--- flow/config.mk ---
export PLATFORM = sky130hd
export DESIGN_NAME = alu_top
export DESIGN_NICKNAME = alu_top
export VERILOG_FILES = /design/flow/design.v
export SDC_FILE = /design/flow/constraint.sdc
export NUM_CORES = 4
export LEC_CHECK = 0
export CAP_MARGIN = 5
export CELL_PAD_IN_SITES_DETAIL_PLACEMENT = 2
export CELL_PAD_IN_SITES_GLOBAL_PLACEMENT = 1
export CORE_ASPECT_RATIO = 0.84
export CORE_MARGIN = 2
export CORE_UTILIZATION = 21
export HOLD_SLACK_MARGIN = 0.21
export MAX_ROUTING_LAYER = met4
export MIN_ROUTING_LAYER = met2
export SETUP_SLACK_MARGIN = 5.0
export SLEW_MARGIN = 30
export TNS_END_PERCENT = 70
--- flow/constraint.sdc ---
create_clock -name core_clock -period 45.0 [get_ports {clk}]
set_input_delay 9.0000 -clock core_clock [delete_from_list [all_inputs] [get_ports {clk}]]
set_output_delay 9.0000 -clock core_clock [all_outputs]
set_load 0.01 [all_outputs]
--- flow/design.v ---
module alu_top (
    input             clk,
    input      [15:0] a,
    input      [15:0] b,
    input      [2:0]  opcode,
    input             mode,
    output reg [15:0] result,
    output reg        za,
    output reg        zb,
    output reg        eq,
    output reg        gt,
    output reg        lt
);
    reg [15:0] a_q, b_q;
    reg [2:0]  opcode_q;
    reg        mode_q;
    wire [15:0] alu_out;
    wire        za_w, zb_w, eq_w, gt_w, lt_w;
    ALU u_alu (.a(a_q), .b(b_q), .opcode(opcode_q), .mode(mode_q),
               .outALU(alu_out), .za(za_w), .zb(zb_w), .eq(eq_w), .gt(gt_w), .lt(lt_w));
    always @(posedge clk) begin
        a_q      <= a;
        b_q      <= b;
        opcode_q <= opcode;
        mode_q   <= mode;
        result   <= alu_out;
        za       <= za_w;
        zb       <= zb_w;
        eq       <= eq_w;
        gt       <= gt_w;
        lt       <= lt_w;
    end
endmodule

module arith(a,b,opcode,outau);
input [15:0] a;
input [15:0] b;
input [2:0] opcode;
output [15:0] outau;
reg [15:0] outau;
always@(*)
begin
	case(opcode)
	3'b000: outau = a+b;
	3'b001: outau = a * b;
	3'b010: if (a > b) begin
		outau = a - b;
		end
		else begin
		outau = b - a;
		end
	3'b011: if (a > b) begin
		outau = (b == 16'h0000) ? 16'h0000 : a / b;
		end
		else begin
		outau = (a == 16'h0000) ? 16'h0000 : b / a;
		end
	default outau = 16'h0000;
	endcase
end
endmodule
module logic_unit(a,b,opcode,outlu,za,zb,eq,gt,lt);
input [15:0] a;
input [15:0] b;
input [2:0] opcode;
output [15:0] outlu;
output za, zb,eq,gt,lt;
reg [15:0] outlu;
reg za,zb,eq,gt,lt;
always@(*)
begin
	case(opcode)
	3'b000: outlu = (a & b);
	3'b001: outlu = (a | b);
	3'b010: outlu = (~(a | b));
	3'b011: outlu = (~(a & b));
	3'b100: outlu = (~ a);
	3'b101: outlu = (~ b);
	3'b110: outlu = (a ^ b);
	3'b111: outlu = (~(a ^ b));
	endcase
end
always@(*)
begin
	if( a == b) begin
	eq = 1;
	end
	else begin
	eq = 0;
	end
	if ( a > b) begin
	gt = 1;
	end
	else begin
	gt = 0;
	end
	if ( a < b) begin
	lt = 1;
	end
	else begin
	lt = 0;
	end
	if( a == 16'h0000) begin
	za = 1;
	end
	else begin
	za = 0;
	end
	if (b == 16'h0000) begin
	zb = 1;
	end
	else begin
	zb = 0;
	end
end
endmodule
module ALU( a, b, opcode, mode, outALU, za, zb, eq, gt, lt);
input [15:0] a;
input [15:0] b;
input [2:0] opcode;
input mode;
output [15:0] outALU;
output za, zb, eq, gt, lt;
reg [15:0] outALU;
reg za, zb, eq, gt, lt;
wire [15:0] outau;
wire [15:0] outlu;
wire tza, tzb, teq, tgt, tlt;
arith a1 (.a(a), .b(b), .opcode(opcode), .outau(outau));
logic_unit l1 (.a(a), .b(b), .opcode(opcode), .outlu(outlu), .za(tza), .zb(tzb), .eq(teq), .gt(tgt), .lt(tlt));
always@(*)
begin
	if(mode == 0) begin
	outALU = outau;
	end
	else if (mode == 1) begin
	outALU = outlu;
	end
	else begin
	outALU = 16'h0000;
	end
	za = tza;
	zb = tzb;
	eq = teq;
	gt = tgt;
	lt = tlt;
end
endmodule
--- flow/run.sh ---
#!/bin/bash
# the make line also repeats each setting of config.mk as NAME=value (left out here)
make -C /OpenROAD-flow-scripts/flow DESIGN_CONFIG=/design/flow/config.mk WORK_HOME=/design/flow/orfs CLKGATE_MAP_FILE= finish
==> out/results.tsv, run 1 <==
metric	value	unit
die span in y	259	µm
Core ar.	0.0766	mm²
tool warnings	74	
Levels on crit path	135	
final setup margin	7.19	ns
clk ins delay skew pair	0.38	ns
Via density	7.44	
reg2reg setup slack	7.19	ns
combinational share of power	0.866	
DRC viols	0	
Critical Path Source Type	flip-flop	
first-pass GRT wire length	139000	µm
slowest stage delay, CP	0.86	ns
final max-slew violation count	0	
fin area	0.0187	mm²
P_int	400	µW
final setup vio count	0	
DRT iter0 DRCs	4284	
gpl congestion	1.04	
Pleak	0.00816	µW
simple-gate share of the synthesized area	0.187	
combinational power	867	µW
AO/OA Area Share	0.238	
Post-CTS Hold Fix Bufs	0	
Worst Hold Path EP	result[2]	
Root Buffer	clkbuf_16	
Worst Path Arrival	38.08	ns
Seq share, synth	0.0704	
FFs w/ async S/R, synth	0	
post-synthesis instance total	2167	
Tightest Pin Transition	0.982	ns
crit path to	result[0]	
Worst R2R Start	b_q[0]	
clk sinks	57	
Top delay family on crit path	AND-OR/OR-AND gates	
clock share of power	0.074	
cell mode on critical path	ha_1	
chip area	0.0795	mm²
Layout area overhead	15.2	%
Synthesis Warnings	4	
CTS Buffer Depth	2	
Logic area	0.0140	mm²
vias in the first global route	28100	
Hold Crit Class	reg2reg	
largest net degree at the start of global routing	43	
Filler Cell Count	8942	
Post-Syn Area per Cell	7.48	µm²
Area after DPL	0.0180	mm²
# Max-Cap Violations	0	
Final Hold Violation Tally	0	
antenna violations before repair	6	
crit path launch	b_q[0]	
kind of critical path	reg2reg	
Top pwr grp	combinational logic	
Worst-path clk slew	0.07	ns
die width	307	µm
mux cell area share after synthesis	0.0591	
outcome	complete, no violations	
Synth area leader	ha_1	
row count	93	
Hold Path Depth	2	
RSZ-0062 raised after global routing	no	
Clock Skew	0.0201	ns
most frequent cell after synthesis	ha_1	
Num CTS Buffers	9	
yosys cell count	2167	
P per Cell Area	53.6	mW/mm²
sequential power	60.2	µW
TritonCTS clock tree	yes	
vias	24200	
Setup Slack @ Placement	5.80	ns
Mapped Nets	2535	
Adders+Majority by Area	0.294	
WL final	96700	µm
Final nets	2574	
dpl hpwl	70900	µm
Psw	601	µW
HP Start	mode_q	
Max-slew headroom	0.332	
FF/Latch Area	0.00115	mm²
Synth top area share	0.191	
Seq pwr share	0.060	
post-detailed-route count of antenna-violating nets	0	
H-tree depth	3	
required time of the critical path	45.27	ns
TritonRoute pass-1 iters	9	
CP max FO	35	
I/O pins	58	
slowest stage cell on the critical path	o31ai_1	
Unique cell types	94	
flip-flops with a built-in enable	0	
Syn Std Cell Area	0.0162	mm²
fmax	0.0265	GHz
main flop type	dfxtp_1	
Port Buffers	57	
grt total ovfl	0	
Buf/Inv on CP	9	
yosys xor share	0.0778	
R2R cell count	135	
crit end category	flip-flop	
Final min period	37.81	ns
cycle use final	0.840	
TNS Setup	0	ns
Sw Ratio	0.601	
aggregate global-route resource usage	0.386	
top cells by count, synth	248 x ha_1, 229 x nand2_1, 202 x nor2_1	
Synth flops	57	
P_clk	74.1	µW
Dominant comb cell	adder cells	
Chip Area, Yosys	0.0162	mm²
VDD IR max	87.7	µV
wire length per cell	29.8	µm
top cells, area	ha_1 19%, fa_1 10%, dfxtp_1 7.0%, xnor2_1 5.3%, nand2_1 5.3%	
fp_density	0.212	
reg2reg end	result[0]	
## layout make-up
class / instances / area share
Multi-Input combinational cell: 1810 / 0.750
Tap cell: 997 / 0.0668
Sequential cell: 57 / 0.0614
Timing Repair Buffer: 126 / 0.0589
Inverter: 202 / 0.0419
Clock buffer: 10 / 0.0128
Antenna cell: 41 / 0.00549
Clock inverter: 6 / 0.00234
## through the flow
step,hold slack (ns),power [µW],util,cells
after floorplan,0.565,514,-,2167
final,0.854,1000,0.244,3249
after CTS,0.821,868,0.239,3192
after global placement,0.809,764,0.236,3176
after global routing,0.873,1070,0.243,3228
after detailed placement,0.807,787,0.236,3176
## per-layer routing
metal,GRT usage,vias up,share of wire
li1,-,7687,-
met5,-,-,0
met1,-,7859,0
met3,0.542,764,0.46
met2,0.407,7875,0.46
met4,0.0833,0,0.080
## what timing repair did
| item | in CTS | in global routing |
|---|---|---|
| buffers inserted | 0 | 12 |
| setup endpoints to repair | 0 | 2 |
| resized | 0 | 22 |
==> run 2: changes to the inputs <==
Settings changed: CAP_MARGIN 5 to 20, CELL_PAD_IN_SITES_DETAIL_PLACEMENT 2 to unset, CELL_PAD_IN_SITES_GLOBAL_PLACEMENT 1 to unset, CORE_ASPECT_RATIO 0.84 to unset, CORE_UTILIZATION 21 to 40, CTS_CLUSTER_DIAMETER set to 190, CTS_CLUSTER_SIZE set to 98, GPL_ROUTABILITY_DRIVEN set to 0, HOLD_SLACK_MARGIN 0.21 to unset, MAX_ROUTING_LAYER met4 to unset, MIN_ROUTING_LAYER met2 to unset, SETUP_SLACK_MARGIN 5.0 to unset, SLEW_MARGIN 30 to 20, TNS_END_PERCENT 70 to 15.
==> out/results.tsv, run 2 <==
metric	value	unit
Buf/Inv on CP	9	
Resize count post-CTS	0	
Sw Ratio	0.531	
most frequent cell after synthesis	ha_1	
Num CTS Buffers	9	
FFs w/ async S/R, synth	0	
Syn Std Cell Area	0.0162	mm²
Post-CTS Setup Inserts	0	
I/O pins	58	
Hold Path Depth	3	
Worst R2R Start	a_q[2]	
Worst Path Arrival	37.05	ns
Top Usage Layer GRT	met2	
DP Cell Count	2680	
dpl hpwl	47900	µm
first-pass GRT wire length	92100	µm
tool warnings	74	
clk ins delay skew pair	0.37	ns
simple-gate share of the synthesized area	0.187	
Worst-path clk slew	0.06	ns
kind of critical path	reg2reg	
Filler Cell Count	4014	
P_clk	78.3	µW
top cells, area	ha_1 19%, fa_1 10%, dfxtp_1 7.0%, xnor2_1 5.3%, nand2_1 5.3%	
CTS Buffer Depth	2	
# diodes	0	
Seq pwr share	0.080	
reg2reg setup slack	8.20	ns
Final min period	36.80	ns
Core ar.	0.0399	mm²
post-synthesis instance total	2167	
Final Hold Violation Tally	0	
TritonCTS clock tree	yes	
Hold Crit Class	reg2reg	
combinational power	636	µW
antenna violations before repair	0	
Levels on crit path	136	
clk sinks	57	
wire length per cell	22.9	µm
Adders+Majority by Area	0.294	
Dominant comb cell	adder cells	
TNS Setup	0	ns
RSZ-0062 raised after global routing	no	
fmax	0.0272	GHz
row count	73	
Chip Area, Yosys	0.0162	mm²
aggregate global-route resource usage	0.288	
die span in y	205	µm
top cells by count, synth	248 x ha_1, 229 x nand2_1, 202 x nor2_1	
TritonRoute pass-1 iters	7	
H-tree depth	3	
grt total ovfl	0	
Post-Syn Area per Cell	7.48	µm²
Top pwr grp	combinational logic	
post-detailed-route count of antenna-violating nets	0	
Root Buffer	clkbuf_16	
WL final	61700	µm
Mapped Nets	2535	
slowest stage delay, CP	0.91	ns
Worst Hold Path EP	result[7]	
# Max-Cap Violations	0	
flip-flops with a built-in enable	0	
Max-slew headroom	0.264	
final setup vio count	0	
HP Start	mode_q	
Synth top area share	0.191	
Port Buffers	57	
fp_density	0.406	
met2 Usage GRT	0.430	
crit path launch	a_q[2]	
largest net degree at the start of global routing	48	
P_int	364	µW
Tightest Pin Transition	1.09	ns
Critical Path Source Type	flip-flop	
die width	205	µm
reg2reg end	result[0]	
met3 Use GR	0.0686	
FF/Latch Area	0.00114	mm²
P per Cell Area	44.1	mW/mm²
DRT iter0 DRCs	2093	
Post-CTS Hold Fix Bufs	0	
yosys xor share	0.0778	
crit end category	flip-flop	
Synth flops	57	
final max-slew violation count	0	
AO/OA Area Share	0.238	
Final nets	2534	
vias	16600	
chip area	0.0422	mm²
Logic area	0.0139	mm²
combinational share of power	0.819	
VDD IR max	37.5	µV
Psw	412	µW
crit path to	result[0]	
routing usage on met1	0.390	
Synthesis Warnings	4	
Via density	6.17	
yosys cell count	2167	
CP max FO	35	
vias in the first global route	15600	
clock share of power	0.101	
Top delay family on crit path	AND-OR/OR-AND gates	
Layout area overhead	8.45	%
mux cell area share after synthesis	0.0591	
required time of the critical path	45.25	ns
Layout Cells excl Fill	2696	
slowest stage cell on the critical path	o31ai_1	
DRC viols	0	
R2R cell count	136	
Synth area leader	ha_1	
outcome	complete, no violations	
Pleak	0.00797	µW
cell mode on critical path	ha_1	
cycle use final	0.818	
Unique cell types	94	
sequential power	61.8	µW
Seq share, synth	0.0704	
main flop type	dfxtp_1	
Clock Skew	0.0129	ns
run 2: through the flow:
step                 util  total power (µW)  setup WS [ns]  instance area, µm²  hold slack (ns)
floorplan               -               514          14.49               16200            0.565
global placement    0.432               673           9.57               17200            0.863
detailed placement  0.432               680           8.77               17200            0.850
CTS                 0.440               766           8.70               17600            0.862
global route        0.441               838           6.31               17600            0.919
finish              0.441               776           8.20               17600            0.881
run 2: metal layers:
metal | routed length [µm] | up-vias
li1 | - | 7623
met1 | 26000 | 7842
met2 | 25600 | 993
met3 | 6960 | 175
met4 | 3090 | 0
met5 | 0 | -
run 2: final cells by class:
| class | count | share of cell area |
|---|---|---|
| Multi-Input combinational cell | 1809 | 0.790 |
| Sequential cell | 57 | 0.0650 |
| Timing Repair Buffer | 87 | 0.0452 |
| Inverter | 202 | 0.0433 |
| Tap cell | 525 | 0.0373 |
| Clock buffer | 11 | 0.0144 |
| Clock inverter | 5 | 0.00441 |
==> run 3: changes to the inputs <==
Settings changed: ABC_AREA set to 1, CORE_UTILIZATION 40 to 72, CTS_CLUSTER_DIAMETER 190 to unset, CTS_CLUSTER_SIZE 98 to 51, GPL_ROUTABILITY_DRIVEN 0 to unset, PLACE_DENSITY_LB_ADDON set to 0.06, TNS_END_PERCENT 15 to unset.
Clock period 45.0 ns to 12.3 ns, I/O delays scaled along.
==> out/results.tsv, run 3 <==
metric	value	unit
outcome	did not finish	
Last stage	clock tree synthesis	
stop err	[ERROR DPL-0038] Utilization greater than 100%, impossible to legalize	
Core ar.	0.0212	mm²
Dominant comb cell	adder cells	
Syn Std Cell Area	0.0156	mm²
yosys cell count	2296	
DP Cell Count	3049	
gpl congestion	1.17	
top cells, area	ha_1 20%, nand2_1 12%, fa_1 11%, inv_1 9.6%, dfxtp_1 7.3%	
dpl hpwl	56100	µm
Synthesis Warnings	4	
Port Buffers	57	
die span in y	151	µm
Adders+Majority by Area	0.305	
Synth top area share	0.198	
Post-Syn Area per Cell	6.81	µm²
main flop type	dfxtp_1	
Unique cell types	69	
Chip Area, Yosys	0.0156	mm²
Synth flops	57	
I/O pins	58	
Seq share, synth	0.0730	
die width	151	µm
mux cell area share after synthesis	0.000640	
post-synthesis instance total	2296	
top cells by count, synth	495 x nand2_1, 398 x inv_1, 248 x ha_1	
FFs w/ async S/R, synth	0	
chip area	0.0229	mm²
fp_density	0.739	
Mapped Nets	2664	
flip-flops with a built-in enable	0	
row count	53	
simple-gate share of the synthesized area	0.267	
most frequent cell after synthesis	nand2_1	
Setup Slack @ Placement	-19.94	ns
yosys xor share	0.0532	
AO/OA Area Share	0.174	
Synth area leader	ha_1	
==> run 3: metrics by stage <==
| stage | setup TNS (ns) | instance area [µm²] | util |
|---|---|---|---|
| detailed placement | -92.99 | 20300 | 0.961 |
| global placement | -68.59 | 20300 | 0.961 |
| floorplan | -74.35 | 16200 | - |
==> run 4: changes to the inputs <==
Settings changed: ABC_AREA 1 to unset, CORE_UTILIZATION 72 to 66, CTS_CLUSTER_SIZE 51 to unset, PLACE_DENSITY_LB_ADDON 0.06 to unset.
Clock period 12.3 ns to 12.0 ns, I/O delays scaled along.
==> out/results.tsv, run 4 <==
metric	value	unit
Last stage	global routing	
flip-flops with a built-in enable	0	
gpl congestion	1.21	
Num CTS Buffers	9	
Seq share, synth	0.0704	
Synth area leader	ha_1	
Synth top area share	0.191	
most frequent cell after synthesis	ha_1	
row count	57	
stop err	[ERROR GRT-0116] Global routing finished with congestion. Check the congestion regions in the DRC Viewer.	
die span in y	161	µm
Root Buffer	clkbuf_16	
Synthesis Warnings	4	
CTS Buffer Depth	2	
post-synthesis instance total	2167	
top cells by count, synth	248 x ha_1, 229 x nand2_1, 202 x nor2_1	
chip area	0.0258	mm²
Adders+Majority by Area	0.294	
dpl hpwl	56400	µm
Dominant comb cell	adder cells	
I/O pins	58	
FFs w/ async S/R, synth	0	
Syn Std Cell Area	0.0162	mm²
Area after DPL	0.0217	mm²
aggregate global-route resource usage	0.895	
simple-gate share of the synthesized area	0.187	
grt total ovfl	590	
Post-Syn Area per Cell	7.48	µm²
Synth flops	57	
Port Buffers	57	
yosys xor share	0.0778	
fp_density	0.669	
H-tree depth	3	
Post-CTS Hold Fix Bufs	0	
mux cell area share after synthesis	0.0591	
Mapped Nets	2535	
die width	161	µm
main flop type	dfxtp_1	
top cells, area	ha_1 19%, fa_1 10%, dfxtp_1 7.0%, xnor2_1 5.3%, nand2_1 5.3%	
clk sinks	57	
Core ar.	0.0242	mm²
Unique cell types	94	
AO/OA Area Share	0.238	
Chip Area, Yosys	0.0162	mm²
yosys cell count	2167	
outcome	did not finish	
-- run 4: timing repair --
item / in CTS
buffers inserted: 90
cloned: 1
setup endpoints to repair: 10
pin swaps: 90
gates resized: 120
-- run 4: metrics by stage --
stage / worst slack (ns) / std cells / setup TNS (ns) / total power (µW)
2_1_floorplan: -14.19 / 2167 / -69.01 / 2040
3_3_place_gp: -14.11 / 3005 / -68.40 / 3010
3_5_place_dp: -15.30 / 3005 / -76.53 / 3160
4_1_cts: -14.01 / 3109 / -68.34 / 3610
-- run 4: metal layers --
metal | GRT overflow | GRT usage
met2 | 365 | 1.04
met1 | 20 | 0.851
met5 | 2 | 0.479
met4 | 178 | 0.960
met3 | 25 | 0.785
==> run 5: changes to the inputs <==
Settings changed: ABC_AREA set to 1, CELL_PAD_IN_SITES_GLOBAL_PLACEMENT set to 3, CORE_UTILIZATION 66 to 40, GPL_TIMING_DRIVEN set to 0, HOLD_SLACK_MARGIN set to -0.02, SLEW_MARGIN 20 to 25.
Clock period 12.0 ns to 45.0 ns, I/O delays scaled along.
==> out/results.tsv, run 5 <==
metric	value	unit
outcome	complete, no violations	
Layout area overhead	10.1	%
wire length per cell	20.0	µm
Post-CTS Hold Fix Bufs	0	
die width	202	µm
Final min period	38.23	ns
Hold Crit Class	reg2reg	
required time of the critical path	45.20	ns
# Max-Cap Violations	0	
crit path launch	b_q[11]	
slowest stage delay, CP	0.63	ns
grt total ovfl	0	
kind of critical path	reg2reg	
Setup Slack @ Placement	7.03	ns
dpl hpwl	47000	µm
Worst R2R Start	b_q[11]	
crit end category	flip-flop	
fmax	0.0262	GHz
Dominant comb cell	adder cells	
FFs w/ async S/R, synth	0	
WL final	57800	µm
antenna violations before repair	0	
Synth area leader	ha_1	
Clock Skew	0.00731	ns
R2R cell count	257	
row count	72	
Sw Ratio	0.524	
DRC viols	0	
Final Hold Violation Tally	0	
tool warnings	77	
final max-slew violation count	0	
Root Buffer	clkbuf_16	
TritonCTS clock tree	yes	
Tightest Pin Transition	0.990	ns
Resize count post-CTS	0	
combinational power	491	µW
largest net degree at the start of global routing	18	
most frequent cell after synthesis	nand2_1	
CTS Buffer Depth	2	
simple-gate share of the synthesized area	0.267	
final setup margin	6.77	ns
vias in the first global route	15200	
Core ar.	0.0386	mm²
Seq pwr share	0.097	
CP max FO	15	
crit path to	result[0]	
Top delay family on crit path	AND-OR/OR-AND gates	
fp_density	0.405	
Hold Path Depth	3	
Synth top area share	0.198	
Port Buffers	57	
HP Start	mode_q	
Filler Cell Count	4081	
vias	15100	
Psw	331	µW
clk sinks	57	
reg2reg end	result[0]	
gpl congestion	0.954	
Worst Path Arrival	38.44	ns
Worst-path clk slew	0.06	ns
Area after DPL	0.0169	mm²
P_int	300	µW
flip-flops with a built-in enable	0	
VDD IR max	25.8	µV
Chip Area, Yosys	0.0156	mm²
Buf/Inv on CP	44	
slowest stage cell on the critical path	clkbuf_1	
TNS Setup	0	ns
Max-slew headroom	0.338	
DRT iter0 DRCs	1074	
Syn Std Cell Area	0.0156	mm²
clock share of power	0.124	
Post-Syn Area per Cell	6.81	µm²
Levels on crit path	257	
Pleak	0.00921	µW
Worst Hold Path EP	result[3]	
Num CTS Buffers	9	
reg2reg setup slack	6.77	ns
die span in y	202	µm
Synth flops	57	
yosys cell count	2296	
mux cell area share after synthesis	0.000640	
top cells, area	ha_1 20%, nand2_1 12%, fa_1 11%, inv_1 9.6%, dfxtp_1 7.3%	
Via density	5.24	
RSZ-0062 raised after global routing	no	
Mapped Nets	2664	
Top pwr grp	combinational logic	
clk ins delay skew pair	0.36	ns
top cells by count, synth	495 x nand2_1, 398 x inv_1, 248 x ha_1	
TritonRoute pass-1 iters	5	
Adders+Majority by Area	0.305	
chip area	0.0407	mm²
I/O pins	58	
sequential power	61.4	µW
fin area	0.0172	mm²
cycle use final	0.850	
combinational share of power	0.779	
H-tree depth	3	
P per Cell Area	36.7	mW/mm²
main flop type	dfxtp_1	
AO/OA Area Share	0.174	
Critical Path Source Type	flip-flop	
P_clk	78.0	µW
post-synthesis instance total	2296	
Seq share, synth	0.0730	
Unique cell types	69	
Post-CTS Setup Inserts	0	
first-pass GRT wire length	89000	µm
post-detailed-route count of antenna-violating nets	0	
yosys xor share	0.0532	
aggregate global-route resource usage	0.287	
cell mode on critical path	nand2_1	
Synthesis Warnings	4	
Final nets	2733	
final setup vio count	0	
# diodes	0	
run 5: routing by layer:
metal | track usage | vias to the layer above | part of all wire
li1 | - | 7559 | -
met2 | 0.503 | 431 | 0.48
met3 | 0.0337 | 69 | 0.051
met4 | 0.0882 | 0 | 0.029
met1 | 0.369 | 7070 | 0.44
met5 | 0 | - | 0
run 5: cell type report:
type	count	area, µm²	area share
Sequential cell	57	1140	0.0663
Clock buffer	9	225	0.0131
Clock inverter	7	103	0.00596
Timing Repair Buffer	58	578	0.0336
Tap cell	518	648	0.0377
Multi-Input combinational cell	1744	12500	0.727
Inverter	419	1570	0.0915
Buffer	76	424	0.0247
run 5: through the flow:
step	instances	hold slack [ns]	util	power (µW)
final	2888	0.711	0.445	631
after global routing	2888	0.734	0.445	711
after CTS	2888	0.712	0.445	632
after detailed placement	2872	0.700	0.437	551
after global placement	2871	0.708	0.436	543
after floorplan	2296	0.515	-	433
==> run 6: changes to the inputs <==
Settings changed: ABC_AREA 1 to unset, CELL_PAD_IN_SITES_GLOBAL_PLACEMENT 3 to unset, GPL_TIMING_DRIVEN 0 to unset, HOLD_SLACK_MARGIN -0.02 to unset, SLEW_MARGIN 25 to 20.
Clock period 45.0 ns to 31.7 ns, I/O delays scaled along.
==> out/results.tsv, run 6 <==
metric	value	unit
antenna violations before repair	1	
Final nets	2641	
fp_density	0.406	
TritonCTS clock tree	yes	
# diodes	0	
P per Cell Area	60.4	mW/mm²
Synth top area share	0.191	
H-tree depth	3	
Psw	595	µW
# Max-Cap Violations	0	
Final min period	30.17	ns
DRC viols	0	
Tightest Pin Transition	1.14	ns
simple-gate share of the synthesized area	0.187	
Unique cell types	94	
cell mode on critical path	ha_1	
Seq share, synth	0.0704	
Adders+Majority by Area	0.294	
Levels on crit path	142	
tool warnings	74	
P_clk	100	µW
Clock Skew	0.00411	ns
Top delay family on crit path	AND-OR/OR-AND gates	
HP Start	b_q[9]	
FF/Latch Area	0.00115	mm²
vias in the first global route	16300	
Via density	6.07	
Worst R2R Start	a_q[15]	
Buf/Inv on CP	9	
outcome	complete, no violations	
Worst Path Arrival	30.42	ns
Critical Path Source Type	flip-flop	
die width	205	µm
TritonRoute pass-1 iters	6	
clk ins delay skew pair	0.37	ns
Synth flops	57	
final max-slew violation count	0	
Sw Ratio	0.529	
most frequent cell after synthesis	ha_1	
yosys cell count	2167	
Core ar.	0.0399	mm²
post-synthesis instance total	2167	
dpl hpwl	51600	µm
flip-flops with a built-in enable	0	
largest net degree at the start of global routing	45	
slowest stage delay, CP	0.50	ns
Root Buffer	clkbuf_16	
DRT iter0 DRCs	1942	
Syn Std Cell Area	0.0162	mm²
aggregate global-route resource usage	0.311	
top cells, area	ha_1 19%, fa_1 10%, dfxtp_1 7.0%, xnor2_1 5.3%, nand2_1 5.3%	
crit end category	flip-flop	
slowest stage cell on the critical path	a2111oi_4	
vias	17000	
combinational power	941	µW
CTS Buffer Depth	2	
gpl congestion	1.05	
Synth area leader	ha_1	
Max-slew headroom	0.227	
Post-Syn Area per Cell	7.48	µm²
final setup vio count	0	
Synthesis Warnings	4	
crit path launch	a_q[15]	
Chip Area, Yosys	0.0162	mm²
sequential power	83.9	µW
Hold Path Depth	3	
Layout area overhead	14.9	%
Mapped Nets	2535	
cycle use final	0.952	
R2R cell count	142	
Seq pwr share	0.075	
combinational share of power	0.836	
VDD IR max	97.5	µV
wire length per cell	23.8	µm
clk sinks	57	
P_int	530	µW
top cells by count, synth	248 x ha_1, 229 x nand2_1, 202 x nor2_1	
clock share of power	0.089	
reg2reg setup slack	1.53	ns
row count	73	
first-pass GRT wire length	98700	µm
Final Hold Violation Tally	0	
Post-CTS Hold Fix Bufs	0	
die span in y	205	µm
mux cell area share after synthesis	0.0591	
Worst Hold Path EP	zb	
Logic area	0.0141	mm²
WL final	66700	µm
FFs w/ async S/R, synth	0	
Pleak	0.00848	µW
kind of critical path	reg2reg	
chip area	0.0422	mm²
grt total ovfl	0	
AO/OA Area Share	0.238	
Hold Crit Class	reg2reg	
CP max FO	19	
Dominant comb cell	adder cells	
Num CTS Buffers	9	
TNS Setup	0	ns
Top pwr grp	combinational logic	
fmax	0.0331	GHz
main flop type	dfxtp_1	
Pwr Total	1120	µW
Filler Cell Count	4009	
required time of the critical path	31.95	ns
Worst-path clk slew	0.05	ns
post-detailed-route count of antenna-violating nets	0	
yosys xor share	0.0778	
I/O pins	58	
Port Buffers	57	
reg2reg end	result[0]	
crit path to	result[0]	
[run 6: repair_timing]
item                                    in CTS  in global routing
endpoints found under the setup margin       1                  2
gates cloned                                 0                  3
resized                                      3                 62
pin swaps                                    0                 16
buffers inserted                             0                 23
[run 6: layout make-up]
| cell class | instances | area share |
|---|---|---|
| inverter | 202 | 0.0416 |
| clock buffer | 10 | 0.0128 |
| sequential | 57 | 0.0618 |
| clock inverter | 6 | 0.00309 |
| multi-input combinational | 1812 | 0.759 |
| tap | 525 | 0.0352 |
| timing repair buffer | 191 | 0.0863 |
[run 6: routing by layer]
layer  up-vias  global-route usage  routed length, µm
li1       7851                   -                  -
met1      8050               0.426              28300
met2       925               0.477              28500
met3       176              0.0629               6840
met4         0               0.123               3060
met5         -                   0                  0
[run 6: stage by stage]
stage / std cells / setup slack [ns] / area (µm²) / util / hold WS (ns)
2_1_floorplan: 2167 / 1.19 / 16200 / - / 0.565
3_3_place_gp: 2761 / 0.658 / 17900 / 0.447 / 0.725
3_5_place_dp: 2761 / -0.295 / 17900 / 0.447 / 0.709
4_1_cts: 2777 / 0.0735 / 18200 / 0.455 / 0.726
5_1_grt: 2803 / -0.143 / 18600 / 0.467 / 0.760
6_report: 2803 / 1.53 / 18600 / 0.467 / 0.737
==> run 7: changes to the inputs <==
Settings changed: CORE_UTILIZATION 40 to 66.
Clock period 31.7 ns to 36.9 ns, I/O delays scaled along.
==> out/results.tsv, run 7 <==
metric	value	unit
Core ar.	0.0242	mm²
outcome	complete, no violations	
final setup margin	2.12	ns
Post-Syn Area per Cell	7.48	µm²
clk ins delay skew pair	0.35	ns
dpl hpwl	47400	µm
Synth top area share	0.191	
TritonCTS clock tree	yes	
R2R cell count	130	
most frequent cell after synthesis	ha_1	
cell mode on critical path	ha_1	
Pleak	0.00797	µW
Critical Path Source Type	flip-flop	
Seq pwr share	0.079	
aggregate global-route resource usage	0.469	
Worst-path clk slew	0.06	ns
P_int	441	µW
top cells by count, synth	248 x ha_1, 229 x nand2_1, 202 x nor2_1	
Max-slew headroom	0.329	
flip-flops with a built-in enable	0	
vias	17400	
Adders+Majority by Area	0.294	
cycle use final	0.943	
Seq share, synth	0.0704	
crit path to	result[0]	
WL final	61800	µm
fmax	0.0288	GHz
Worst R2R Start	b_q[2]	
Hold Crit Class	reg2reg	
Hold Path Depth	2	
main flop type	dfxtp_1	
CP max FO	64	
reg2reg end	result[0]	
wire length per cell	24.7	µm
Syn Std Cell Area	0.0162	mm²
clock share of power	0.090	
Num CTS Buffers	9	
AO/OA Area Share	0.238	
crit path launch	b_q[2]	
DRT iter0 DRCs	2608	
Port Buffers	57	
die width	161	µm
Dominant comb cell	adder cells	
H-tree depth	3	
I/O pins	58	
combinational share of power	0.831	
Chip Area, Yosys	0.0162	mm²
mux cell area share after synthesis	0.0591	
first-pass GRT wire length	94000	µm
HP Start	mode_q	
kind of critical path	reg2reg	
Final min period	34.78	ns
Pwr Total	970	µW
Setup Slack @ Placement	1.51	ns
top cells, area	ha_1 19%, fa_1 10%, dfxtp_1 7.0%, xnor2_1 5.3%, nand2_1 5.3%	
post-synthesis instance total	2167	
simple-gate share of the synthesized area	0.187	
Worst Hold Path EP	result[12]	
fp_density	0.669	
Filler Cell Count	1957	
yosys cell count	2167	
combinational power	806	µW
post-detailed-route count of antenna-violating nets	0	
die span in y	161	µm
TritonRoute pass-1 iters	10	
TNS Setup	0	ns
reg2reg setup slack	2.12	ns
Top pwr grp	combinational logic	
CTS Buffer Depth	2	
Psw	529	µW
P per Cell Area	55.8	mW/mm²
RSZ-0062 raised after global routing	no	
Worst Path Arrival	35.01	ns
Buf/Inv on CP	8	
crit end category	flip-flop	
Top delay family on crit path	AND-OR/OR-AND gates	
Final nets	2537	
tool warnings	76	
Final Hold Violation Tally	0	
Post-CTS Hold Fix Bufs	0	
final max-slew violation count	0	
grt total ovfl	0	
Tightest Pin Transition	1.01	ns
largest net degree at the start of global routing	65	
Mapped Nets	2535	
FFs w/ async S/R, synth	0	
antenna violations before repair	4	
sequential power	76.5	µW
VDD IR max	83.8	µV
yosys xor share	0.0778	
Unique cell types	94	
Synth area leader	ha_1	
Sw Ratio	0.545	
Synth flops	57	
Root Buffer	clkbuf_16	
# Max-Cap Violations	0	
row count	57	
DRC viols	0	
clk sinks	57	
slowest stage cell on the critical path	dfxtp_1	
Levels on crit path	130	
slowest stage delay, CP	0.82	ns
Synthesis Warnings	4	
final setup vio count	0	
P_clk	87.6	µW
Layout area overhead	7.20	%
Via density	6.97	
vias in the first global route	16800	
required time of the critical path	37.13	ns
chip area	0.0258	mm²
Clock Skew	0.00967	ns
gpl congestion	1.08	
==> run 7: routing by layer <==
layer	GRT usage	up-vias	wire, µm
li1	-	7651	-
met1	0.606	7971	23100
met2	0.684	1392	24800
met3	0.150	393	9110
met4	0.282	4	4680
met5	0	-	69
==> run 7: stage by stage <==
stage / hold slack (ns) / area [µm²] / util / cells
global placement: 0.749 / 17000 / 0.700 / 2478
CTS: 0.765 / 17300 / 0.713 / 2494
finish: 0.784 / 17400 / 0.717 / 2499
detailed placement: 0.751 / 17000 / 0.700 / 2478
floorplan: 0.565 / 16200 / - / 2167
global route: 0.799 / 17400 / 0.717 / 2498
==> run 7: final cells by class <==
| class | instances | area (µm²) | area share |
|---|---|---|---|
| multi-input cells | 1810 | 14000 | 0.803 |
| flip-flops and latches | 57 | 1140 | 0.0659 |
| repair buffers | 89 | 811 | 0.0466 |
| inverters | 202 | 768 | 0.0442 |
| well taps | 324 | 405 | 0.0233 |
| clock buffers | 11 | 243 | 0.0140 |
| clock inverters | 5 | 55.1 | 0.00317 |
| diodes | 1 | 2.50 | 0.000144 |
==> run 7: timing repair <==
action / in CTS / in global routing
setup buffers: 0 / 3
resized: 0 / 14
endpoints found under the setup margin: 0 / 2
==> run 8: changes to the inputs <==
Settings changed: CORE_UTILIZATION 66 to 65, CTS_CLUSTER_DIAMETER set to 58, HOLD_SLACK_MARGIN set to -0.1, MAX_ROUTING_LAYER set to met4, TNS_END_PERCENT set to 5.
Clock period 36.9 ns to 27.5 ns, I/O delays scaled along.
==> out/results.tsv, run 8 <==
metric	value	unit
outcome	finished with violations	
Failing Checks	negative setup slack	
Seq pwr share	0.063	
gpl congestion	1.12	
Psw	786	µW
Levels on crit path	146	
aggregate global-route resource usage	0.497	
TritonRoute pass-1 iters	13	
vias	19700	
Final Hold Violation Tally	0	
Root Buffer	clkbuf_16	
Syn Std Cell Area	0.0162	mm²
Hold Crit Class	reg2reg	
HP Start	b_q[9]	
clk sinks	57	
post-detailed-route count of antenna-violating nets	0	
R2R cell count	146	
Mapped Nets	2535	
P_clk	138	µW
Core ar.	0.0244	mm²
Unique cell types	94	
required time of the critical path	27.74	ns
final core occ	0.847	
Area after DPL	0.0184	mm²
fin area	0.0206	mm²
die span in y	162	µm
P per Cell Area	73.0	mW/mm²
combinational share of power	0.845	
Seq share, synth	0.0704	
sequential power	94.8	µW
Max Used Layer	met4	
vias in the first global route	17800	
main flop type	dfxtp_1	
Top pwr grp	combinational logic	
Adders+Majority by Area	0.294	
Post-Syn Area per Cell	7.48	µm²
die width	162	µm
flip-flops with a built-in enable	0	
Setup Slack @ Placement	-1.21	ns
antenna violations before repair	0	
final setup vio count	2	
P_int	721	µW
wire length per cell	26.7	µm
H-tree depth	3	
Port Buffers	57	
yosys cell count	2167	
reg2reg setup slack	-1.10	ns
metal3 WL	12400	µm
first-pass GRT wire length	97900	µm
Buf/Inv on CP	16	
AO/OA Area Share	0.238	
Synth flops	57	
post-synthesis instance total	2167	
Final min period	28.60	ns
tool warnings	77	
Worst Path Arrival	28.84	ns
Worst R2R Start	b_q[8]	
Synthesis Warnings	4	
TritonCTS clock tree	yes	
final setup margin	-1.10	ns
Final nets	2778	
kind of critical path	reg2reg	
mux cell area share after synthesis	0.0591	
dpl hpwl	48800	µm
Synth top area share	0.191	
routed metal-1 wirelength	25100	µm
Clock Skew	0.0120	ns
yosys xor share	0.0778	
Critical Path Source Type	flip-flop	
top cells by count, synth	248 x ha_1, 229 x nand2_1, 202 x nor2_1	
Top delay family on crit path	AND-OR/OR-AND gates	
simple-gate share of the synthesized area	0.187	
Hold Path Depth	4	
crit end category	flip-flop	
Chip Area, Yosys	0.0162	mm²
crit path to	result[0]	
most frequent cell after synthesis	ha_1	
VDD IR max	91.2	µV
largest net degree at the start of global routing	69	
grt total ovfl	0	
top cells, area	ha_1 19%, fa_1 10%, dfxtp_1 7.0%, xnor2_1 5.3%, nand2_1 5.3%	
WL final	73100	µm
slowest stage delay, CP	0.41	ns
chip area	0.0262	mm²
Via density	7.20	
crit path launch	b_q[8]	
Worst-path clk slew	0.06	ns
I/O pins	58	
cell mode on critical path	ha_4	
Post-CTS Hold Fix Bufs	0	
Tightest Pin Transition	1.10	ns
row count	57	
Num CTS Buffers	9	
reg2reg end	result[0]	
DRT iter0 DRCs	3726	
Dominant comb cell	adder cells	
Synth area leader	ha_1	
CP max FO	8	
metal2 WL	28800	µm
combinational power	1270	µW
Sw Ratio	0.522	
FFs w/ async S/R, synth	0	
fmax	0.0350	GHz
# Max-Cap Violations	0	
Max-slew headroom	0.261	
slowest stage cell on the critical path	or3_1	
CTS Buffer Depth	2	
Worst Hold Path EP	zb	
cycle use final	1.04	
final max-slew violation count	0	
DRC viols	0	
Pleak	0.00934	µW
fp_density	0.665	
clock share of power	0.092	
RSZ-0062 raised after global routing	yes	
clk ins delay skew pair	0.36	ns
Layout area overhead	27.3	%
run 8: area by class of cell:
class / instances / area, µm²
multi-input combinational: 1810 / 15300
fill: 1452 / 3740
timing repair buffer: 330 / 2710
sequential: 57 / 1150
inverter: 202 / 769
tap: 324 / 405
clock buffer: 11 / 243
clock inverter: 5 / 103
antenna: 2 / 5.00
run 8: metal layers:
metal,track usage,vias up
met5,-,-
met4,0.259,0
met3,0.159,723
met2,0.715,1977
met1,0.621,8910
li1,-,8121
run 8: repair_timing:
item                                    CTS  global route
resized                                  45           204
buffers inserted                         21            68
pin swaps                                33           127
endpoints found under the hold margin     0             0
cloned                                    1             0
endpoints found under the setup margin    2             2
run 8: per-stage QoR:
stage	total power, µW	std cells	hold WS (ns)	setup TNS, ns
global route	1590	2739	0.806	-2.86
CTS	1320	2672	0.770	0
finish	1510	2741	0.783	-1.68
floorplan	862	2167	0.566	0
global placement	1120	2634	0.740	-0.0888
detailed placement	1150	2634	0.747	-1.55
==> run 9: changes to the inputs <==
Settings changed: ABC_AREA set to 1, CORE_ASPECT_RATIO set to 1.84, CORE_UTILIZATION 65 to 59, CTS_CLUSTER_DIAMETER 58 to 281, CTS_CLUSTER_SIZE set to 98, HOLD_SLACK_MARGIN -0.1 to 0.27, MAX_ROUTING_LAYER met4 to unset, PLACE_DENSITY set to 0.35, SETUP_SLACK_MARGIN set to 1.43, TNS_END_PERCENT 5 to 15.
Clock period 27.5 ns to 45.0 ns, I/O delays scaled along.
==> out/results.tsv, run 9 <==
metric	value	unit
I/O pins	58	
final max-slew violation count	0	
sequential power	61.8	µW
Worst R2R Start	a_q[9]	
# Max-Cap Violations	0	
Sw Ratio	0.531	
metal2 WL	27200	µm
Synthesis Warnings	4	
clock share of power	0.119	
crit path launch	a_q[9]	
Logic area	0.0125	mm²
post-detailed-route count of antenna-violating nets	0	
Root Buffer	clkbuf_16	
CP max FO	68	
Unique cell types	69	
top cells, area	ha_1 20%, nand2_1 12%, fa_1 11%, inv_1 9.6%, dfxtp_1 7.3%	
Final min period	38.39	ns
largest net degree at the start of global routing	69	
first-pass GRT wire length	85000	µm
combinational power	507	µW
# diodes	0	
Synth area leader	ha_1	
Post-Syn Area per Cell	6.81	µm²
Levels on crit path	238	
crit end category	flip-flop	
Seq share, synth	0.0730	
grt total ovfl	0	
Dominant comb cell	adder cells	
reg2reg end	result[0]	
yosys cell count	2296	
Worst-path clk slew	0.06	ns
Seq pwr share	0.096	
kind of critical path	reg2reg	
Tightest Pin Transition	1.04	ns
clk sinks	57	
AO/OA Area Share	0.174	
vias	15900	
P per Cell Area	38.6	mW/mm²
Port Buffers	57	
aggregate global-route resource usage	0.406	
outcome	complete, no violations	
HP Start	opcode_q[0]	
Worst Path Arrival	38.62	ns
reg2reg setup slack	6.61	ns
VDD IR max	35.4	µV
mux cell area share after synthesis	0.000640	
Chip Area, Yosys	0.0156	mm²
Pleak	0.00914	µW
R2R cell count	238	
final setup margin	6.61	ns
Final Hold Violation Tally	0	
Hold Crit Class	reg2reg	
crit path to	result[0]	
cycle use final	0.853	
Filler Cell Count	2461	
Psw	343	µW
CTS Buffer Depth	2	
top cells by count, synth	495 x nand2_1, 398 x inv_1, 248 x ha_1	
Synth flops	57	
P_int	302	µW
post-synthesis instance total	2296	
Core ar.	0.0260	mm²
final setup vio count	0	
flip-flops with a built-in enable	0	
Top delay family on crit path	AND-OR/OR-AND gates	
wire length per cell	20.7	µm
WL final	54700	µm
main flop type	dfxtp_1	
most frequent cell after synthesis	nand2_1	
fmax	0.0260	GHz
TritonRoute pass-1 iters	8	
P_clk	76.5	µW
Mapped Nets	2664	
fp_density	0.601	
antenna violations before repair	1	
Synth top area share	0.198	
Num CTS Buffers	9	
Worst Hold Path EP	result[0]	
vias in the first global route	16200	
Syn Std Cell Area	0.0156	mm²
combinational share of power	0.786	
FF/Latch Area	0.00114	mm²
slowest stage cell on the critical path	o21ai_1	
slowest stage delay, CP	0.92	ns
Max Used Layer	met5	
Via density	6.00	
Buf/Inv on CP	29	
TNS Setup	0	ns
Hold Path Depth	3	
DRT iter0 DRCs	1306	
cell mode on critical path	nand2_1	
Clock Skew	0.0159	ns
yosys xor share	0.0532	
simple-gate share of the synthesized area	0.267	
dpl hpwl	43200	µm
Max-slew headroom	0.299	
row count	80	
gpl congestion	1.06	
tool warnings	76	
Top pwr grp	combinational logic	
DRC viols	0	
Post-CTS Hold Fix Bufs	0	
chip area	0.0279	mm²
die width	124	µm
Resize count post-CTS	0	
Post-CTS Setup Inserts	0	
Setup Slack @ Placement	7.17	ns
TritonCTS clock tree	yes	
Critical Path Source Type	flip-flop	
metal3 WL	3450	µm
required time of the critical path	45.22	ns
Adders+Majority by Area	0.305	
RSZ-0062 raised after global routing	no	
routed metal-1 wirelength	18600	µm
H-tree depth	3	
clk ins delay skew pair	0.36	ns
FFs w/ async S/R, synth	0	
die span in y	225	µm
Final nets	2681	
Layout area overhead	6.86	%
[run 9: routing by layer]
| metal | track usage | vias up |
|---|---|---|
| met4 | 0.338 | 2 |
| met5 | 0 | - |
| met3 | 0.0565 | 318 |
| met1 | 0.415 | 7318 |
| met2 | 0.712 | 786 |
| li1 | - | 7451 |
[run 9: layout make-up]
class,count,share of cell area
clock buffer,11,0.0151
clock inverter,3,0.00389
inverter,419,0.0942
multi-input combinational,1744,0.749
sequential,57,0.0683
tap,328,0.0246
timing repair buffer,82,0.0454
[run 9: per-stage QoR]
stage                util  cells  power, µW  cell area (µm²)  hold WS (ns)
floorplan               -   2296        433            15600         0.515
CTS                 0.642   2644        635            16700         0.672
finish              0.642   2644        645            16700         0.700
detailed placement  0.630   2630        555            16400         0.692
global route        0.642   2644        710            16700         0.743
global placement    0.630   2630        545            16400         0.677
==> run 10: changes to the inputs <==
Settings changed: ABC_AREA 1 to unset, CORE_ASPECT_RATIO 1.84 to unset, CORE_UTILIZATION 59 to 65, CTS_CLUSTER_DIAMETER 281 to unset, CTS_CLUSTER_SIZE 98 to unset, HOLD_SLACK_MARGIN 0.27 to unset, PLACE_DENSITY 0.35 to unset, SETUP_SLACK_MARGIN 1.43 to 5.0, TNS_END_PERCENT 15 to 5.
Clock period 45.0 ns to 29.4 ns, I/O delays scaled along.
==> out/results.tsv, run 10 <==
metric	value	unit
outcome	did not finish	
Last stage	global routing	
stop err	[ERROR GRT-0232] Routing congestion too high. Check the congestion heatmap in the GUI.	
yosys xor share	0.0778	
Synthesis Warnings	4	
clk sinks	57	
Seq share, synth	0.0704	
Synth top area share	0.191	
Area after DPL	0.0182	mm²
post-synthesis instance total	2167	
most frequent cell after synthesis	ha_1	
dpl hpwl	49600	µm
Chip Area, Yosys	0.0162	mm²
die width	162	µm
CTS Buffer Depth	2	
die span in y	162	µm
fp_density	0.665	
Synth area leader	ha_1	
AO/OA Area Share	0.238	
Port Buffers	57	
chip area	0.0262	mm²
Unique cell types	94	
FFs w/ async S/R, synth	0	
Mapped Nets	2535	
gpl congestion	1.09	
mux cell area share after synthesis	0.0591	
flip-flops with a built-in enable	0	
I/O pins	58	
top cells, area	ha_1 19%, fa_1 10%, dfxtp_1 7.0%, xnor2_1 5.3%, nand2_1 5.3%	
main flop type	dfxtp_1	
simple-gate share of the synthesized area	0.187	
Setup Slack @ Placement	-0.631	ns
H-tree depth	3	
aggregate global-route resource usage	0.705	
Root Buffer	clkbuf_16	
yosys cell count	2167	
Dominant comb cell	adder cells	
grt total ovfl	46	
top cells by count, synth	248 x ha_1, 229 x nand2_1, 202 x nor2_1	
Synth flops	57	
Post-Syn Area per Cell	7.48	µm²
Core ar.	0.0244	mm²
Num CTS Buffers	9	
row count	57	
Syn Std Cell Area	0.0162	mm²
Adders+Majority by Area	0.294	
-- run 10: through the flow --
step           std cells  total power, µW
4_1_cts             2677             1320
3_5_place_dp        2539             1110
3_3_place_gp        2539             1080
2_1_floorplan       2167              833
-- run 10: what timing repair did --
action | in CTS
pin swaps | 108
cloned | 5
setup endpoints to repair | 4
gates resized | 163
hold buffers | 0
buffers inserted | 118
-- run 10: metal layers --
layer | overflow | GRT usage
met5 | 0 | 0.225
met4 | 16 | 0.644
met3 | 0 | 0.524
met2 | 30 | 0.888
met1 | 0 | 0.733
==> run 11: changes to the inputs <==
Settings changed: ABC_AREA set to 0, CELL_PAD_IN_SITES_GLOBAL_PLACEMENT set to 1, CORE_ASPECT_RATIO set to 0.59, CORE_UTILIZATION 65 to 36, CTS_CLUSTER_DIAMETER set to 73, SETUP_SLACK_MARGIN 5.0 to 1.4, SLEW_MARGIN 20 to 40, TNS_END_PERCENT 5 to unset.
Clock period 29.4 ns to 30.8 ns, I/O delays scaled along.
==> out/results.tsv, run 11 <==
metric	value	unit
Adders+Majority by Area	0.294	
grt total ovfl	0	
outcome	complete, no violations	
Hold Path Depth	2	
Num CTS Buffers	9	
final max-slew violation count	0	
Core ar.	0.0443	mm²
FFs w/ async S/R, synth	0	
die width	280	µm
Unique cell types	94	
P per Cell Area	67.2	mW/mm²
Worst Hold Path EP	result[5]	
row count	59	
Synthesis Warnings	4	
cycle use final	0.919	
final setup vio count	0	
Critical Path Source Type	flip-flop	
P_clk	113	µW
Chip Area, Yosys	0.0162	mm²
clk sinks	57	
Clock Skew	0.0133	ns
clock share of power	0.084	
DRT iter0 DRCs	2021	
Root Buffer	clkbuf_16	
WL final	77300	µm
Sw Ratio	0.557	
Worst-path clk slew	0.06	ns
clk ins delay skew pair	0.37	ns
fmax	0.0353	GHz
AO/OA Area Share	0.238	
required time of the critical path	31.05	ns
yosys cell count	2167	
Dominant comb cell	adder cells	
largest net degree at the start of global routing	54	
crit path launch	b_q[8]	
Levels on crit path	146	
first-pass GRT wire length	110000	µm
Final min period	28.29	ns
gpl congestion	0.999	
Pleak	0.00892	µW
P_int	593	µW
Seq pwr share	0.064	
vias	17300	
Final Hold Violation Tally	0	
Worst R2R Start	b_q[8]	
Setup Slack @ Placement	-1.01	ns
I/O pins	58	
Hold Crit Class	reg2reg	
Layout area overhead	22.9	%
most frequent cell after synthesis	ha_1	
Synth top area share	0.191	
reg2reg end	result[0]	
HP Start	opcode_q[2]	
reg2reg setup slack	2.51	ns
sequential power	85.3	µW
Via density	5.92	
Top delay family on crit path	AND-OR/OR-AND gates	
antenna violations before repair	4	
combinational power	1140	µW
Mapped Nets	2535	
H-tree depth	3	
Psw	746	µW
yosys xor share	0.0778	
top cells, area	ha_1 19%, fa_1 10%, dfxtp_1 7.0%, xnor2_1 5.3%, nand2_1 5.3%	
fin area	0.0199	mm²
tool warnings	74	
simple-gate share of the synthesized area	0.187	
post-detailed-route count of antenna-violating nets	0	
kind of critical path	reg2reg	
mux cell area share after synthesis	0.0591	
CTS Buffer Depth	2	
DRC viols	0	
wire length per cell	26.4	µm
TritonRoute pass-1 iters	6	
crit path to	result[0]	
fp_density	0.366	
dpl hpwl	61100	µm
Post-Syn Area per Cell	7.48	µm²
Port Buffers	57	
TritonCTS clock tree	yes	
combinational share of power	0.852	
crit end category	flip-flop	
Worst Path Arrival	28.55	ns
Seq share, synth	0.0704	
final setup margin	2.51	ns
Top pwr grp	combinational logic	
Synth area leader	ha_1	
post-synthesis instance total	2167	
CP max FO	8	
Synth flops	57	
die span in y	167	µm
# Max-Cap Violations	0	
vias in the first global route	16100	
Final nets	2712	
aggregate global-route resource usage	0.323	
Max-slew headroom	0.370	
chip area	0.0468	mm²
R2R cell count	146	
VDD IR max	165	µV
Buf/Inv on CP	17	
Tightest Pin Transition	0.945	ns
RSZ-0062 raised after global routing	no	
slowest stage delay, CP	0.52	ns
flip-flops with a built-in enable	0	
final core occ	0.450	
top cells by count, synth	248 x ha_1, 229 x nand2_1, 202 x nor2_1	
slowest stage cell on the critical path	nor4_4	
main flop type	dfxtp_1	
Syn Std Cell Area	0.0162	mm²
Area after DPL	0.0182	mm²
# diodes	0	
-- run 11: cell type report --
cell class	instances	area (µm²)
sequential	57	1140
multi-input combinational	1810	14800
inverter	202	778
clock buffer	13	280
timing repair buffer	264	2170
clock inverter	2	35.0
tap	579	724
fill	4545	24400
-- run 11: per-stage QoR --
step | TNS [ns] | total power [µW] | hold slack [ns] | cells
after floorplan | 0 | 755 | 0.566 | 2167
after global placement | -0.0359 | 1110 | 0.743 | 2847
after detailed placement | -1.24 | 1110 | 0.774 | 2848
after CTS | 0 | 1250 | 0.777 | 2882
after global routing | 0 | 1440 | 0.819 | 2927
final | 0 | 1340 | 0.790 | 2927
-- run 11: routing by layer --
metal  share of wire  up-vias  GRT usage  wire [µm]
li1                -     7994          -          -
met1            0.49     8387      0.504      37800
met2            0.37      874      0.417      28600
met3            0.12       83      0.111       9350
met4           0.018        2     0.0586       1400
met5         0.00067        -          0         52
-- run 11: repair_timing --
action	CTS	global route
gates resized	49	125
pin swaps	12	54
setup endpoints to repair	2	2
setup buffers	18	45
hold buffers	0	0
gates cloned	1	0
==> run 12: changes to the inputs <==
Settings changed: ABC_AREA 0 to 1, CELL_PAD_IN_SITES_GLOBAL_PLACEMENT 1 to unset, CORE_ASPECT_RATIO 0.59 to unset, CORE_UTILIZATION 36 to 72, CTS_CLUSTER_DIAMETER 73 to 371, CTS_CLUSTER_SIZE set to 14, GPL_TIMING_DRIVEN set to 0, HOLD_SLACK_MARGIN set to 0.29, PLACE_DENSITY_LB_ADDON set to 0.08, SETUP_SLACK_MARGIN 1.4 to 1.68, SLEW_MARGIN 40 to 20.
Clock period 30.8 ns to 5.97 ns, I/O delays scaled along.
==> out/results.tsv, run 12 <==
metric	value	unit
mux cell area share after synthesis	0.000640	
chip area	0.0229	mm²
Last stage	clock tree synthesis	
Post-Syn Area per Cell	6.81	µm²
post-synthesis instance total	2296	
top cells, area	ha_1 20%, nand2_1 12%, fa_1 11%, inv_1 9.6%, dfxtp_1 7.3%	
die width	151	µm
Mapped Nets	2664	
Synthesis Warnings	4	
Syn Std Cell Area	0.0156	mm²
Adders+Majority by Area	0.305	
Synth flops	57	
simple-gate share of the synthesized area	0.267	
most frequent cell after synthesis	nand2_1	
Unique cell types	69	
row count	53	
AO/OA Area Share	0.174	
yosys xor share	0.0532	
die span in y	151	µm
Core ar.	0.0212	mm²
Chip Area, Yosys	0.0156	mm²
Synth top area share	0.198	
dpl hpwl	43000	µm
fp_density	0.739	
I/O pins	58	
stop err	[ERROR DPL-0038] Utilization greater than 100%, impossible to legalize	
main flop type	dfxtp_1	
gpl congestion	1.06	
top cells by count, synth	495 x nand2_1, 398 x inv_1, 248 x ha_1	
Seq share, synth	0.0730	
flip-flops with a built-in enable	0	
Port Buffers	57	
yosys cell count	2296	
Synth area leader	ha_1	
Dominant comb cell	adder cells	
FFs w/ async S/R, synth	0	
outcome	did not finish	
-- run 12: stage by stage --
stage | instance area (µm²) | worst slack [ns] | total power (µW) | cells | TNS, ns
after detailed placement | 17100 | -28.38 | 4340 | 2628 | -181.49
after global placement | 17100 | -26.84 | 4080 | 2628 | -169.93
after floorplan | 16200 | -23.22 | 3370 | 2296 | -139.51
==> run 13: changes to the inputs <==
Settings changed: CORE_UTILIZATION 72 to 62, CTS_CLUSTER_DIAMETER 371 to 190, CTS_CLUSTER_SIZE 14 to 98, GPL_ROUTABILITY_DRIVEN set to 0, GPL_TIMING_DRIVEN 0 to unset, HOLD_SLACK_MARGIN 0.29 to unset, PLACE_DENSITY set to 0.35, PLACE_DENSITY_LB_ADDON 0.08 to unset, SETUP_SLACK_MARGIN 1.68 to unset, TNS_END_PERCENT set to 90.
Clock period 5.97 ns to 45.0 ns, I/O delays scaled along.
==> out/results.tsv, run 13 <==
metric	value	unit
Filler Cell Count	2292	
Post-CTS Setup Inserts	0	
vias	15500	
Core ar.	0.0250	mm²
flip-flops with a built-in enable	0	
Top delay family on crit path	AND-OR/OR-AND gates	
Worst Path Arrival	38.25	ns
Final min period	38.03	ns
P_int	299	µW
post-detailed-route count of antenna-violating nets	0	
DRC viols	0	
Mapped Nets	2664	
Adders+Majority by Area	0.305	
Buf/Inv on CP	32	
fp_density	0.626	
slowest stage cell on the critical path	dfxtp_1	
combinational share of power	0.777	
grt total ovfl	0	
reg2reg end	result[0]	
DRT iter0 DRCs	1452	
aggregate global-route resource usage	0.380	
Port Buffers	57	
TritonRoute pass-1 iters	7	
reg2reg setup slack	6.97	ns
VDD IR max	34.7	µV
Layout area overhead	6.83	%
Max-slew headroom	0.203	
# Max-Cap Violations	0	
TNS Setup	0	ns
Dominant comb cell	adder cells	
combinational power	492	µW
post-synthesis instance total	2296	
Tightest Pin Transition	1.19	ns
Post-Syn Area per Cell	6.81	µm²
cycle use final	0.845	
top cells by count, synth	495 x nand2_1, 398 x inv_1, 248 x ha_1	
die span in y	163	µm
Root Buffer	clkbuf_16	
clk sinks	57	
H-tree depth	3	
simple-gate share of the synthesized area	0.267	
Chip Area, Yosys	0.0156	mm²
R2R cell count	238	
Hold Crit Class	reg2reg	
kind of critical path	reg2reg	
Num CTS Buffers	9	
Syn Std Cell Area	0.0156	mm²
die width	163	µm
largest net degree at the start of global routing	69	
wire length per cell	18.8	µm
Final Hold Violation Tally	0	
Resize count post-CTS	0	
Levels on crit path	238	
Unique cell types	69	
Setup Slack @ Placement	7.59	ns
Critical Path Source Type	flip-flop	
CP max FO	68	
Seq pwr share	0.098	
Seq share, synth	0.0730	
tool warnings	76	
crit end category	flip-flop	
Worst Hold Path EP	result[0]	
antenna violations before repair	0	
final setup margin	6.97	ns
yosys cell count	2296	
RSZ-0062 raised after global routing	no	
Top pwr grp	combinational logic	
Synthesis Warnings	4	
Synth area leader	ha_1	
CTS Buffer Depth	2	
Pleak	0.00912	µW
Post-CTS Hold Fix Bufs	0	
Synth top area share	0.198	
chip area	0.0265	mm²
I/O pins	58	
Final nets	2679	
FFs w/ async S/R, synth	0	
Hold Path Depth	1	
Psw	334	µW
crit path launch	a_q[6]	
required time of the critical path	45.22	ns
vias in the first global route	15100	
final max-slew violation count	0	
# diodes	0	
dpl hpwl	38500	µm
WL final	49800	µm
slowest stage delay, CP	0.90	ns
crit path to	result[0]	
sequential power	61.9	µW
yosys xor share	0.0532	
Clock Skew	0.0186	ns
clk ins delay skew pair	0.36	ns
first-pass GRT wire length	78600	µm
Worst-path clk slew	0.07	ns
mux cell area share after synthesis	0.000640	
most frequent cell after synthesis	nand2_1	
Synth flops	57	
Via density	5.84	
Sw Ratio	0.528	
fmax	0.0263	GHz
outcome	complete, no violations	
TritonCTS clock tree	yes	
HP Start	mode_q	
top cells, area	ha_1 20%, nand2_1 12%, fa_1 11%, inv_1 9.6%, dfxtp_1 7.3%	
main flop type	dfxtp_1	
final setup vio count	0	
Pwr Total	633	µW
row count	58	
clock share of power	0.126	
Worst R2R Start	a_q[6]	
AO/OA Area Share	0.174	
P per Cell Area	37.9	mW/mm²
P_clk	79.6	µW
cell mode on critical path	nand2_1	
## run 13: through the flow
stage          cell area (µm²)  std cells  hold WS [ns]  utilization
2_1_floorplan            15600       2296         0.515            -
3_3_place_gp             16400       2630         0.689        0.656
3_5_place_dp             16400       2630         0.706        0.656
4_1_cts                  16700       2646         0.691        0.669
5_1_grt                  16700       2646         0.741        0.669
6_report                 16700       2646         0.707        0.669
## run 13: layout make-up
cell class	count	area, µm²	share of cell area
multi-input combinational	1744	12500	0.749
clock buffer	9	225	0.0135
tap	330	413	0.0247
clock inverter	7	101	0.00607
inverter	419	1570	0.0942
timing repair buffer	80	743	0.0445
sequential	57	1140	0.0683
## run 13: layer usage
| metal | share of wire | vias to the layer above | GRT usage |
|---|---|---|---|
| li1 | - | 7459 | - |
| met1 | 0.40 | 7051 | 0.481 |
| met2 | 0.45 | 763 | 0.626 |
| met3 | 0.092 | 184 | 0.0601 |
| met4 | 0.055 | 0 | 0.194 |
| met5 | 0 | - | 0 |
==> run 14: changes to the inputs <==
Settings changed: ABC_AREA 1 to unset, CORE_UTILIZATION 62 to 70, CTS_CLUSTER_DIAMETER 190 to unset, CTS_CLUSTER_SIZE 98 to unset, GPL_ROUTABILITY_DRIVEN 0 to unset, PLACE_DENSITY 0.35 to unset, PLACE_DENSITY_LB_ADDON set to 0.0, TNS_END_PERCENT 90 to unset.
Clock period 45.0 ns to 13.4 ns, I/O delays scaled along.
==> out/results.tsv, run 14 <==
metric	value	unit
Synth flops	57	
Synth top area share	0.191	
die width	156	µm
Setup Slack @ Placement	-14.33	ns
AO/OA Area Share	0.238	
Synthesis Warnings	4	
post-synthesis instance total	2167	
Port Buffers	57	
row count	55	
Synth area leader	ha_1	
most frequent cell after synthesis	ha_1	
top cells by count, synth	248 x ha_1, 229 x nand2_1, 202 x nor2_1	
Post-Syn Area per Cell	7.48	µm²
Last stage	clock tree synthesis	
mux cell area share after synthesis	0.0591	
Adders+Majority by Area	0.294	
dpl hpwl	61500	µm
Unique cell types	94	
die span in y	156	µm
fp_density	0.714	
gpl congestion	1.27	
outcome	did not finish	
simple-gate share of the synthesized area	0.187	
main flop type	dfxtp_1	
stop err	[ERROR DPL-0038] Utilization greater than 100%, impossible to legalize	
chip area	0.0244	mm²
Mapped Nets	2535	
flip-flops with a built-in enable	0	
Core ar.	0.0227	mm²
I/O pins	58	
Syn Std Cell Area	0.0162	mm²
Chip Area, Yosys	0.0162	mm²
yosys cell count	2167	
DP Cell Count	2932	
Seq share, synth	0.0704	
Dominant comb cell	adder cells	
top cells, area	ha_1 19%, fa_1 10%, dfxtp_1 7.0%, xnor2_1 5.3%, nand2_1 5.3%	
FFs w/ async S/R, synth	0	
yosys xor share	0.0778	
## run 14: per-stage QoR
| stage | cell area, µm² | util | TNS [ns] | total power [µW] |
|---|---|---|---|---|
| 3_5_place_dp | 21400 | 0.940 | -65.30 | 2930 |
| 2_1_floorplan | 17200 | - | -56.71 | 1830 |
| 3_3_place_gp | 21400 | 0.940 | -54.74 | 2700 |
==> run 15: changes to the inputs <==
Settings changed: CORE_UTILIZATION 70 to 57, PLACE_DENSITY_LB_ADDON 0.0 to unset.
Clock period 13.4 ns to 27.0 ns, I/O delays scaled along.
==> out/results.tsv, run 15 <==
metric	value	unit
outcome	finished with violations	
Failing Checks	negative setup slack	
Core ar.	0.0279	mm²
Dominant comb cell	adder cells	
top cells by count, synth	248 x ha_1, 229 x nand2_1, 202 x nor2_1	
final core occ	0.791	
grt total ovfl	0	
Final nets	2964	
Adders+Majority by Area	0.294	
RSZ-0062 raised after global routing	yes	
H-tree depth	3	
simple-gate share of the synthesized area	0.187	
Top pwr grp	combinational logic	
Top delay family on crit path	AND-OR/OR-AND gates	
tool warnings	77	
cycle use final	1.02	
clk ins delay skew pair	0.35	ns
Levels on crit path	145	
chip area	0.0298	mm²
I/O pins	58	
Seq share, synth	0.0704	
VDD IR max	98.8	µV
# Max-Cap Violations	0	
sequential power	98.5	µW
final setup vio count	1	
Pwr Total	1620	µW
crit path launch	b_q[0]	
reg2reg end	result[0]	
slowest stage delay, CP	0.46	ns
crit end category	flip-flop	
Critical Path Source Type	flip-flop	
Final Hold Violation Tally	0	
slowest stage cell on the critical path	nor4_2	
final setup margin	-0.504	ns
mux cell area share after synthesis	0.0591	
DRT iter0 DRCs	2367	
first-pass GRT wire length	106000	µm
TritonRoute pass-1 iters	7	
main flop type	dfxtp_1	
vias in the first global route	18800	
most frequent cell after synthesis	ha_1	
required time of the critical path	27.23	ns
row count	61	
clk sinks	57	
clock share of power	0.079	
Hold Path Depth	4	
Num CTS Buffers	9	
Mapped Nets	2535	
largest net degree at the start of global routing	45	
Tightest Pin Transition	0.961	ns
Worst Path Arrival	27.73	ns
P_clk	128	µW
Worst-path clk slew	0.06	ns
fp_density	0.581	
Root Buffer	clkbuf_16	
Pleak	0.0102	µW
flip-flops with a built-in enable	0	
reg2reg setup slack	-0.50	ns
fmax	0.0364	GHz
Layout area overhead	36.3	%
top cells, area	ha_1 19%, fa_1 10%, dfxtp_1 7.0%, xnor2_1 5.3%, nand2_1 5.3%	
Worst Hold Path EP	zb	
Post-CTS Hold Fix Bufs	0	
R2R cell count	145	
wire length per cell	24.5	µm
TritonCTS clock tree	yes	
DRC viols	0	
HP Start	b_q[11]	
Psw	827	µW
yosys cell count	2167	
kind of critical path	reg2reg	
Final min period	27.50	ns
Synthesis Warnings	4	
final max-slew violation count	0	
Worst R2R Start	b_q[0]	
Chip Area, Yosys	0.0162	mm²
WL final	73100	µm
aggregate global-route resource usage	0.455	
Via density	6.53	
antenna violations before repair	1	
Clock Skew	0.0117	ns
Syn Std Cell Area	0.0162	mm²
Synth top area share	0.191	
AO/OA Area Share	0.238	
Synth area leader	ha_1	
Synth flops	57	
post-detailed-route count of antenna-violating nets	0	
Max-slew headroom	0.359	
Hold Crit Class	reg2reg	
CTS Buffer Depth	2	
cell mode on critical path	buf_4	
P per Cell Area	73.1	mW/mm²
FFs w/ async S/R, synth	0	
crit path to	result[0]	
vias	19400	
gpl congestion	1.12	
die span in y	173	µm
Sw Ratio	0.511	
Port Buffers	57	
dpl hpwl	54600	µm
CP max FO	9	
combinational power	1390	µW
Buf/Inv on CP	23	
combinational share of power	0.860	
Post-Syn Area per Cell	7.48	µm²
yosys xor share	0.0778	
Seq pwr share	0.061	
Unique cell types	94	
post-synthesis instance total	2167	
P_int	790	µW
die width	173	µm
run 15: metal layers:
metal / up-vias / GRT usage / wire length, µm
li1: 8497 / - / -
met1: 9003 / 0.557 / 26100
met2: 1426 / 0.705 / 31000
met3: 513 / 0.101 / 9130
met4: 0 / 0.328 / 6830
met5: - / 0 / 0
run 15: cell type report:
class / instances / area (µm²)
multi-input cells: 1809 / 15200
fillers: 2023 / 5830
repair buffers: 517 / 4160
flip-flops and latches: 57 / 1150
inverters: 202 / 777
well taps: 378 / 473
clock buffers: 13 / 280
clock inverters: 2 / 35.0
diodes: 1 / 2.50
run 15: through the flow:
stage / instances / hold slack [ns] / setup TNS, ns / worst slack, ns / cell area, µm²
2_1_floorplan: 2167 / 0.566 / 0 / 0.0224 / 16900
3_3_place_gp: 2879 / 0.768 / 0 / 0.0737 / 20200
3_5_place_dp: 2879 / 0.761 / -1.04 / -0.875 / 20200
4_1_cts: 2916 / 0.765 / 0 / 0.0250 / 20800
5_1_grt: 2978 / 0.803 / -2.07 / -1.41 / 22100
6_report: 2979 / 0.784 / -0.504 / -0.504 / 22100
run 15: repair_timing:
action                     CTS  global route
pin swaps                   24           103
buffers inserted            21            60
gates resized               26           159
cloned                       1             2
setup endpoints to repair    2             2
Power and IR drop assume default switching activity.
